==> v31 <==
Design component, start of the top module:
module component (
    input  wire         clk,
    input  wire         rst,
    input  wire [31:0]  fifo1_data_in,
    input  wire [31:0]  fifo2_data_in,
    input  wire [31:0]  fifo3_data_in,
    input  wire         fifo1_write_en,
    input  wire         fifo2_write_en,
    input  wire         fifo3_write_en,
    input  wire         fifo1_read_en,
    input  wire         fifo2_read_en,
    input  wire         fifo3_read_en,
    output wire [31:0]  result_out,
    output wire         fifo1_empty,
    output wire         fifo2_empty,
    output wire         fifo3_empty,
    output wire         fifo1_full,
    output wire         fifo2_full,
    output wire         fifo3_full
);
    wire [31:0] fifo1_data_out;
    wire [31:0] fifo2_data_out;
    wire [31:0] fifo3_data_out;
    wire [31:0] mult_result;
    fifo #(
        .DEPTH(16),
        .DATA_WIDTH(32),
        .PTR_SIZE(5)
    ) fifo1_inst (
        .clk(clk),
        .rst(rst),
        .wr_en(fifo1_write_en),
        .re_en(fifo1_read_en),
        .data_in(fifo1_data_in),
        .data_out(fifo1_data_out),
        .empty(fifo1_empty),
  ...
make LEC_CHECK=0 CAP_MARGIN=5 CORE_ASPECT_RATIO=0.6 CORE_MARGIN=2 CORE_UTILIZATION=40 CTS_CLUSTER_SIZE=63 GPL_TIMING_DRIVEN=0 MAX_ROUTING_LAYER=met4 MIN_ROUTING_LAYER=met2 PLACE_DENSITY_LB_ADDON=0.02 SLEW_MARGIN=20 TNS_END_PERCENT=5 finish   # period 11.5 ns
run.sh (not shown) runs the stock make flow with config.mk's settings and CLKGATE_MAP_FILE=.
==> v26: changes against v31 <==
==> flow/config.mk (replaced) <==
export PLATFORM = sky130hd
export DESIGN_NAME = component
export DESIGN_NICKNAME = component
export VERILOG_FILES = /design/flow/design.v
export SDC_FILE = /design/flow/constraint.sdc
export NUM_CORES = 4
export LEC_CHECK = 0
export ABC_AREA = 1
export CAP_MARGIN = 20
export CELL_PAD_IN_SITES_DETAIL_PLACEMENT = 0
export CORE_MARGIN = 4
export CORE_UTILIZATION = 72
export CTS_CLUSTER_SIZE = 17
export GPL_ROUTABILITY_DRIVEN = 1
export MAX_ROUTING_LAYER = met4
export MIN_ROUTING_LAYER = met1
export PLACE_DENSITY_LB_ADDON = 0.02
export SETUP_SLACK_MARGIN = 0.88
export SLEW_MARGIN = 30
==> flow/constraint.sdc (replaced) <==
create_clock -name core_clock -period 15.0 [get_ports {clk}]
set_input_delay 3.0000 -clock core_clock [delete_from_list [all_inputs] [get_ports {clk}]]
set_output_delay 3.0000 -clock core_clock [all_outputs]
set_load 0.01 [all_outputs]
==> qor summary <==
quantity                                                                     v31        v26
Setup Buffers After CTS                                                      146          3
Area figure in the yosys stat output                                   86800 µm²  86700 µm²
Clock buffers created by TritonCTS                                           168        157
Starting utilization of the core area                                      40.2%      72.4%
Mean cell area of the mapped netlist                                    12.2 µm²   8.22 µm²
Total nets after synthesis                                                  7810      11243
Total cell area at the placement stage                                 93600 µm²  89300 µm²
Gate Count Post-Synth                                                       7105      10538
Area share of xor/xnor cells in the synthesized design                     1.27%     0.778%
Buffers from clock root to sink, at most                                       4          3
Outcome                                                           did not finish  no timing/DRC/antenna violations
Failing step                                            global routing (5_1_grt)          -
Routability Congestion                                                      1.06      0.971
Sequential fraction of the synthesis area                                  45.3%      45.4%

---

==> inputs of job 970 <==
Starting RTL as in the previous note.
## component
module component (
    input  wire         clk,
    input  wire         rst,
    input  wire [31:0]  fifo1_data_in,
    input  wire [31:0]  fifo2_data_in,
    input  wire [31:0]  fifo3_data_in,
    input  wire         fifo1_write_en,
    input  wire         fifo2_write_en,
    input  wire         fifo3_write_en,
    input  wire         fifo1_read_en,
    input  wire         fifo2_read_en,
    input  wire         fifo3_read_en,
    output wire [31:0]  result_out,
    output wire         fifo1_empty,
    output wire         fifo2_empty,
    output wire         fifo3_empty,
    output wire         fifo1_full,
    output wire         fifo2_full,
    output wire         fifo3_full
);
clock: 12.1 ns
lec_check: 0
cap_margin: 20
cell_pad_in_sites_detail_placement: 0
core_margin: 4
core_utilization: 72
cts_cluster_size: 52
gpl_routability_driven: 1
max_routing_layer: met4
min_routing_layer: met1
place_density_lb_addon: 0.2
setup_slack_margin: 0.88
slew_margin: 30
==> job 8004 (differences from job 970) <==
--- a/flow/config.mk
+++ b/flow/config.mk
@@ -8,11 +8,9 @@
 export CAP_MARGIN = 20
 export CELL_PAD_IN_SITES_DETAIL_PLACEMENT = 0
 export CORE_MARGIN = 4
-export CORE_UTILIZATION = 72
-export CTS_CLUSTER_SIZE = 52
+export CORE_UTILIZATION = 57
 export GPL_ROUTABILITY_DRIVEN = 1
 export MAX_ROUTING_LAYER = met4
 export MIN_ROUTING_LAYER = met1
-export PLACE_DENSITY_LB_ADDON = 0.2
 export SETUP_SLACK_MARGIN = 0.88
 export SLEW_MARGIN = 30
==> qor summary <==
                                                                     job 8004                     job 970
Run status                                         complete, but fails checks  complete, but fails checks
Reasons for failing layout checks                        negative setup slack        negative setup slack
Plain + repair buffers                                                    768                         744
Worst reg2reg path depth                                                    4                           5
Met2 wire length                                                       130 mm                      126 mm
Antenna fix cells                                                           3                          16
Clk_buf instances                                                         249                         245
Combinational share of cell area                                        44.0%                       44.7%
Final WL                                                               274 mm                      272 mm
Row Count                                                                 142                         127
Aggregate global-route resource usage                                   36.0%                       43.8%
Largest net degree at the start of global routing                         166                         180
Total Nets Final                                                         8212                        8177
Routing usage on met2                                                   56.5%                       66.6%
Utilization after layout                                                67.6%                       83.7%
Routed length on met3                                                 18.0 mm                     28.9 mm
Post-route standard cell area excluding fillers                     0.102 mm2                   0.100 mm2

---

==> run Y: inputs <==
component again, from the RTL that the note above started with.
make LEC_CHECK=0 CAP_MARGIN=5 CELL_PAD_IN_SITES_DETAIL_PLACEMENT=0 CORE_MARGIN=2 CORE_UTILIZATION=72 CTS_CLUSTER_SIZE=52 GPL_ROUTABILITY_DRIVEN=1 HOLD_SLACK_MARGIN=0.3 MAX_ROUTING_LAYER=met4 MIN_ROUTING_LAYER=met1 PLACE_DENSITY=0.66 SETUP_SLACK_MARGIN=1.9 SLEW_MARGIN=30 TNS_END_PERCENT=40 finish   # period 7.09 ns
==> inputs of run Z, as changes to run Y <==
==> flow/config.mk (replaced) <==
export PLATFORM = sky130hd
export DESIGN_NAME = component
export DESIGN_NICKNAME = component
export VERILOG_FILES = /design/flow/design.v
export SDC_FILE = /design/flow/constraint.sdc
export NUM_CORES = 4
export LEC_CHECK = 0
export CAP_MARGIN = 20
export CELL_PAD_IN_SITES_DETAIL_PLACEMENT = 0
export CORE_MARGIN = 4
export CORE_UTILIZATION = 72
export GPL_ROUTABILITY_DRIVEN = 1
export MAX_ROUTING_LAYER = met4
export MIN_ROUTING_LAYER = met1
export PLACE_DENSITY_LB_ADDON = 0.02
export SETUP_SLACK_MARGIN = 0.88
export SLEW_MARGIN = 30
==> flow/constraint.sdc (replaced) <==
create_clock -name core_clock -period 17.8 [get_ports {clk}]
set_input_delay 3.5600 -clock core_clock [delete_from_list [all_inputs] [get_ports {clk}]]
set_output_delay 3.5600 -clock core_clock [all_outputs]
set_load 0.01 [all_outputs]
==> summary.rpt <==
=== SYNTHESIS / PLACE & ROUTE SUMMARY ===
----------------------------------------------------
[Outcome]
  Status ........................ no timing/DRC/antenna violations

[Route]
  N_diodes ........................ 5
  Number of DRC markers in iteration 0 ........................ 6579

[Placement]
  Post-place instance area ........................ 89680 um2

[Die]
  Chip Width ........................ 355.1 um
  Placeable core region ........................ 119800 um2

[Timing]
  Post-layout min period ........................ 15490 ps

----------------------------------------------------
The numbers above come from run Z.

==> summary.rpt <==
=== SYNTHESIS / PLACE & ROUTE SUMMARY ===
----------------------------------------------------
[Outcome]
  Status ........................ complete, but fails checks
  Failed layout checks .......................... setup timing

[Placement]
  Post-place instance area ........................ 95040 um2

[Die]
  Placeable core region ........................ 119700 um2

[Route]
  N_diodes ........................ 18

[Timing]
  Worst-case setup margin in the final layout ........................ -4133 ps
  Setup violators final ........................ 28
  Post-layout min period ........................ 11220 ps

----------------------------------------------------
The numbers above come from run Y.


---

==> job 5236: inputs <==
component again, from the RTL that the note above started with.
make LEC_CHECK=0 CAP_MARGIN=20 CORE_MARGIN=2 CORE_UTILIZATION=72 CTS_CLUSTER_SIZE=60 HOLD_SLACK_MARGIN=0.29 PLACE_DENSITY_LB_ADDON=0.01 SETUP_SLACK_MARGIN=2.02 SLEW_MARGIN=40 finish   # period 7.09 ns
==> job 2401 (differences from job 5236) <==
==> flow/config.mk (replaced) <==
export PLATFORM = sky130hd
export DESIGN_NAME = component
export DESIGN_NICKNAME = component
export VERILOG_FILES = /design/flow/design.v
export SDC_FILE = /design/flow/constraint.sdc
export NUM_CORES = 4
export LEC_CHECK = 0
export CAP_MARGIN = 20
export CORE_MARGIN = 2
export CORE_UTILIZATION = 50
export PLACE_DENSITY = 0.6
export SLEW_MARGIN = 20
export TNS_END_PERCENT = 5
==> flow/constraint.sdc (replaced) <==
create_clock -name core_clock -period 10.6 [get_ports {clk}]
set_input_delay 2.1200 -clock core_clock [delete_from_list [all_inputs] [get_ports {clk}]]
set_output_delay 2.1200 -clock core_clock [all_outputs]
set_load 0.01 [all_outputs]
==> job 2022 (differences from job 5236) <==
==> flow/config.mk (replaced) <==
export PLATFORM = sky130hd
export DESIGN_NAME = component
export DESIGN_NICKNAME = component
export VERILOG_FILES = /design/flow/design.v
export SDC_FILE = /design/flow/constraint.sdc
export NUM_CORES = 4
export LEC_CHECK = 0
export CAP_MARGIN = 20
export CORE_MARGIN = 2
export CORE_UTILIZATION = 25
export PLACE_DENSITY = 0.6
export SLEW_MARGIN = 20
==> flow/constraint.sdc (replaced) <==
create_clock -name core_clock -period 12.8 [get_ports {clk}]
set_input_delay 2.5600 -clock core_clock [delete_from_list [all_inputs] [get_ports {clk}]]
set_output_delay 2.5600 -clock core_clock [all_outputs]
set_load 0.01 [all_outputs]
==> notes <==
Job 5236 ran to the end with violations: negative setup slack. Job 2401 completed, yet does not pass: negative setup slack. Job 2022 produced a clean layout. The lowest clock-buffer cell count belongs to job 5236, the highest to job 2401. Utilization: job 5236 > job 2401 > job 2022. Register-to-register slack, lowest first: job 5236, job 2401, job 2022. Of job 2401 and job 5236, job 2401 has the higher die area (gap 43%, measured against job 5236). Sequential share of layout area, lowest first: job 5236, job 2401, job 2022. In job 2022 the non-clock buffer count is lower than in job 2401, by 406. Against job 2401, the global-route usage of job 2022 is lower by 15 points. Between job 2022 and job 5236, the lower cell count is in job 5236 (gap about 26%, measured against job 5236). Against job 5236, the via count of job 2401 is lower by 6.4%.
==> figures <==
metric	job 2022	job 2401	job 5236
Routed len/inst	24.2 um	27.2 um	29.7 um
Pre-placement core utilization	0.251	0.505	0.725
Total non-filler cell area in the finished layout	0.102 sq mm	0.103 sq mm	0.104 sq mm
Core area	0.346 sq mm	0.172 sq mm	0.120 sq mm
Global routing met1 resource utilization	0.225	0.429	0.596
Worst r2r dst	fifo1_inst.memory[15][4]	fifo2_inst.memory[15][15]	fifo2_inst.memory[13][17]
Post-DP HPWL	190 mm	185 mm	183 mm
Portion of the layout cell area used by non-clock buffers	0.0506	0.0843	0.0940
Total negative setup slack	0 ps	-15,180 ps	-84,260 ps
Initial antenna violation count	50	12	16
Post-placement cell count	11,600	9,786	9,096
Slew at the pin closest to its max-slew limit	1120 ps	1080 ps	992 ps
Run status	finished clean	finished with violations	finished with violations
Violated checks	-	negative setup slack	negative setup slack
Fill cell count	34,900	14,000	5,777
Post-route worst hold slack	492 ps	488 ps	495 ps
Maximum clock skew at final layout	116 ps	47.4 ps	34.8 ps
RR Startpoint	fifo1_inst.full_reg	fifo2_inst.full_reg	fifo2_inst.full_reg
Proportion of cell area occupied by multi-input gates	0.433	0.432	0.436
Wire length of the first global-routing pass	429 mm	417 mm	421 mm
